## v3
## seq_mult
module seq_mult(d, done, clk, a, b, go, reset);
  parameter n=32, log2n=5;
  output [2*n-1:0] d;
  output reg done;
	input clk;
	input [n-1:0] a, b;
	input go, reset;
	reg c;
	reg [n-1:0] p, q, m;
	reg [log2n:0]count;
	reg [n:0] sum;
	reg [log2n:0] count_n;
	always @(posedge clk, posedge reset)
		if(reset == 1) begin
			done <= 0;
		end
    else if(reset == 0) begin
			if(go) begin
				c <= 0;
        p <= 0;
				q <= a;
				m <= b;
				done <= 0;
				count <= n;
      end
			else if (!done) begin
				if (q[0] == 0) begin
					sum = 0 + p; 
				end
				else begin
					sum = m + p; 
				end
				{c,p,q} <= {sum,q} >> 1;
				count_n = count - 1;
				count <= count_n;
				if (count_n == 0) begin
					done <= 1;
				end
			end
		end
	assign d = {p,q};
endmodule
Settings: LEC_CHECK=0, CAP_MARGIN=20, CORE_ASPECT_RATIO=1.95, CORE_MARGIN=2, CORE_UTILIZATION=40, CTS_CLUSTER_DIAMETER=377, CTS_CLUSTER_SIZE=99, SLEW_MARGIN=20, TNS_END_PERCENT=5; clock period 3.3 ns.
run.sh (not shown) runs the stock make flow with config.mk's settings and CLKGATE_MAP_FILE=.
v3 finished every step from synthesis to the final layout, and the layout passed the timing, DRC and antenna checks.
[inputs] v7 vs v3
--- a/flow/config.mk
+++ b/flow/config.mk
@@ -8,3 +8,3 @@
 export CAP_MARGIN = 20
-export CORE_ASPECT_RATIO = 1.95
+export CORE_ASPECT_RATIO = 0.5
 export CORE_MARGIN = 2
@@ -12,4 +12,3 @@
 export CTS_CLUSTER_DIAMETER = 377
-export CTS_CLUSTER_SIZE = 99
+export CTS_CLUSTER_SIZE = 98
 export SLEW_MARGIN = 20
-export TNS_END_PERCENT = 5
--- outcome ---
v7 ends up with lower fraction of the cycle the final worst path needs than v3 does.
Power delta (v7 − v3): unfavourable
Via total after detailed routing (lower): v7
v7 vs v3 — global-route wire length before repair dropped by more than 10%
Delta (v7 minus v3): maximum buffer depth of the clock tree neither gained nor lost much, core utilization of the finished layout held, power consumed by the clock network now larger, final critical-path setup slack rose 0.067 ns.
What v6 does differently from v7 at the input level:
--- a/flow/config.mk
+++ b/flow/config.mk
@@ -10,5 +10,7 @@
 export CORE_MARGIN = 2
-export CORE_UTILIZATION = 40
-export CTS_CLUSTER_DIAMETER = 377
+export CORE_UTILIZATION = 56
+export CTS_CLUSTER_DIAMETER = 356
 export CTS_CLUSTER_SIZE = 98
+export PLACE_DENSITY = 0.93
 export SLEW_MARGIN = 20
+export TNS_END_PERCENT = 5
### Flow results
From v7 to v6, number of CTS-inserted buffers did not move at all. Leakage power came out lower on v6 than on v7. Going from v7 to v6, the share of power burned in the clock network was found to have gone down by 2.3 points. Diff v7 -> v6: post-route cell area decreased by 130 sq um relative to the old numbers; register share of total power went up 1.3 points; register-to-register slack has decreased; sequential power has remained practically unchanged. Fmax (v6 vs. v7) decreases slightly.
Input changes introduced in v41 (baseline for comparison: v6):
--- a/flow/config.mk
+++ b/flow/config.mk
@@ -8,9 +8,5 @@
 export CAP_MARGIN = 20
-export CORE_ASPECT_RATIO = 0.5
 export CORE_MARGIN = 2
-export CORE_UTILIZATION = 56
-export CTS_CLUSTER_DIAMETER = 356
-export CTS_CLUSTER_SIZE = 98
-export PLACE_DENSITY = 0.93
+export CORE_UTILIZATION = 40
+export PLACE_DENSITY = 0.6
 export SLEW_MARGIN = 20
-export TNS_END_PERCENT = 5
==> comparison <==
Diff v6 -> v41: count of vias placed by the detailed router moved down; part of the power in the clock network has increased; maximum frequency shows an increase of 3.1%. Worst min-delay path class = input port to asynchronous set/reset pin: v41; worst min-delay path class = register to register: v6. Cell area | v41 vs v6 | v41 larger.
#### Input delta (v4 over v41)
--- a/flow/config.mk
+++ b/flow/config.mk
@@ -8,5 +8,8 @@
 export CAP_MARGIN = 20
+export CORE_ASPECT_RATIO = 0.5
 export CORE_MARGIN = 2
-export CORE_UTILIZATION = 40
-export PLACE_DENSITY = 0.6
+export CORE_UTILIZATION = 57
+export CTS_CLUSTER_DIAMETER = 377
+export CTS_CLUSTER_SIZE = 99
 export SLEW_MARGIN = 20
+export TNS_END_PERCENT = 5
--- outcome ---
- Status | v4 and v41 | clean
- Between v4 and v41, it is v4 whose fraction of met3 tracks used by global routing is higher, by 1.8 points.
- Against v41, v4 comes in 1 lower on tally of clock buffers in the finished layout.
- Between v4 and v41, post-route met1 wirelength is higher for v41, v4 comes in under that.
- Compared with v41, in v4 maximum clock frequency has decreased, net switching fraction of the power has remained practically unchanged, clock latency on the worst-skew pair has remained practically unchanged, register-to-register slack has decreased, total power draw has remained practically unchanged.
Relative to v4, the following input files were edited for v50:
--- a/flow/config.mk
+++ b/flow/config.mk
@@ -8,8 +8,8 @@
 export CAP_MARGIN = 20
-export CORE_ASPECT_RATIO = 0.5
 export CORE_MARGIN = 2
-export CORE_UTILIZATION = 57
-export CTS_CLUSTER_DIAMETER = 377
-export CTS_CLUSTER_SIZE = 99
+export CORE_UTILIZATION = 40
+export CTS_CLUSTER_DIAMETER = 235
+export CTS_CLUSTER_SIZE = 80
+export SETUP_SLACK_MARGIN = -0.01
 export SLEW_MARGIN = 20
-export TNS_END_PERCENT = 5
+export TNS_END_PERCENT = 20
Notes after the runs:
- The more densely filled core belongs to v4, not v50.
- Status: relative contribution of the clock network to total power parity (v4, v50)
- v50 has floorplan utilization below what v4 had.
- There was hardly any difference in combinational share of cell area between v50 and v4.
- Of v50 and v4, it is v50 that has the higher maximum frequency.
- STATUS count of vias placed by the detailed router: v50 wins against v4
- Looking at uppermost layer routed, the met4 result is from v50; the met5 one comes from v4.
- Sum of routed wire segments on met1, v50 vs v4: up by a few percent
- Changes observed in v50 relative to v4: net switching power of the design level, worst-case vdd ir drop moved up, total design power level.

* * *

north:
seq_mult again, from the RTL that the note above started with.
==> flow/config.mk <==
export PLATFORM = sky130hd
export DESIGN_NAME = seq_mult
export DESIGN_NICKNAME = seq_mult
export VERILOG_FILES = /design/flow/design.v
export SDC_FILE = /design/flow/constraint.sdc
export NUM_CORES = 4
export LEC_CHECK = 0
export CAP_MARGIN = 20
export CORE_MARGIN = 10
export CORE_UTILIZATION = 56
export CTS_CLUSTER_DIAMETER = 356
export CTS_CLUSTER_SIZE = 98
export MIN_ROUTING_LAYER = met2
export PLACE_DENSITY = 0.6
export SLEW_MARGIN = 20
export TNS_END_PERCENT = 5
==> flow/constraint.sdc <==
create_clock -name core_clock -period 3.3 [get_ports {clk}]
set_input_delay 0.6600 -clock core_clock [delete_from_list [all_inputs] [get_ports {clk}]]
set_output_delay 0.6600 -clock core_clock [all_outputs]
set_load 0.01 [all_outputs]
The inputs of south differ from those of north as listed below.
--- a/flow/config.mk
+++ b/flow/config.mk
@@ -9,6 +9,5 @@
-export CORE_MARGIN = 10
-export CORE_UTILIZATION = 56
-export CTS_CLUSTER_DIAMETER = 356
-export CTS_CLUSTER_SIZE = 98
-export MIN_ROUTING_LAYER = met2
-export PLACE_DENSITY = 0.6
+export CORE_ASPECT_RATIO = 0.5
+export CORE_MARGIN = 2
+export CORE_UTILIZATION = 54
+export CTS_CLUSTER_DIAMETER = 377
+export CTS_CLUSTER_SIZE = 99
south -> north: final count of pins violating max slew delta 0, exact match
Of north and south, north shows the higher total routing resource utilization after global routing, with south below it.
Across both runs, non-clock buffering overhead in the final layout was lower for south than for north.
[compare] base=north new=south: worst setup slack went up by 45 ps, area of all placed cells without fillers went up by 1.2%, required time of the worst setup path went down by 80 ps.
### south -> east
--- a/flow/config.mk
+++ b/flow/config.mk
@@ -11,3 +11,5 @@
-export CORE_UTILIZATION = 54
-export CTS_CLUSTER_DIAMETER = 377
-export CTS_CLUSTER_SIZE = 99
+export CORE_UTILIZATION = 44
+export CTS_CLUSTER_DIAMETER = 356
+export CTS_CLUSTER_SIZE = 98
+export PLACE_DENSITY = 0.6
+export SETUP_SLACK_MARGIN = 0.93
Status | south and east | clean
Relative to south, count of nets after finishing increased by 1.7% in east.
Diff south -> east: worst setup slack higher, post-detailed-route wirelength per cell higher, first-pass GRT wire length higher, placed cell area higher, post-layout period usage of the worst path lower.
Diff south -> east | layout overhead on the synthesized area | increase of 4.8 points
Going from south to east, overall power moved up, core utilization moved down.
> inputs changed (east -> west)
--- a/flow/config.mk
+++ b/flow/config.mk
@@ -7,0 +8 @@
+export ABC_AREA = 1
@@ -9 +9,0 @@
-export CORE_ASPECT_RATIO = 0.5
@@ -11,5 +11,2 @@
-export CORE_UTILIZATION = 44
-export CTS_CLUSTER_DIAMETER = 356
-export CTS_CLUSTER_SIZE = 98
-export PLACE_DENSITY = 0.6
-export SETUP_SLACK_MARGIN = 0.93
+export CORE_UTILIZATION = 40
+export PLACE_DENSITY_LB_ADDON = 0.15
@@ -17 +13,0 @@
-export TNS_END_PERCENT = 5
## What came out
Going from east to west, wire length of the first global-routing pass went up; number of diodes went down; minimum clock period after layout went down; area enclosed by the die boundary went up; clock-buffer cell count went up.
Going from east to west, non-clock buffer count shrinks by 13.
When the final numbers for east and west were put side by side, the mux share of post-synthesis cell area turned out to be greater in east.
Inputs modified between west and middle:
--- a/flow/config.mk
+++ b/flow/config.mk
@@ -8 +7,0 @@
-export ABC_AREA = 1
@@ -9,0 +9 @@
+export CORE_ASPECT_RATIO = 0.5
@@ -11,2 +11,4 @@
-export CORE_UTILIZATION = 40
-export PLACE_DENSITY_LB_ADDON = 0.15
+export CORE_UTILIZATION = 56
+export CTS_CLUSTER_DIAMETER = 356
+export CTS_CLUSTER_SIZE = 98
+export PLACE_DENSITY = 0.6
@@ -13,0 +16 @@
+export TNS_END_PERCENT = 5
--- outcome ---
Diff middle..west | buffers inserted during post-CTS setup optimization | unchanged. Sort middle and west by total of clock buffers placed in the layout, ascending, and middle comes first. In middle, actual transition at the worst max-transition pin is lower than in west. Lower instance count along the most critical hold path was reported by middle, not west. Diff west -> middle: clock transition time at the flip-flop clock pins of the worst setup and hold paths about even, ratio of final minimum period to clock period shows an increase of 19 points, placement-stage worst setup slack went down by 540 ps.
Power and IR drop assume default switching activity.
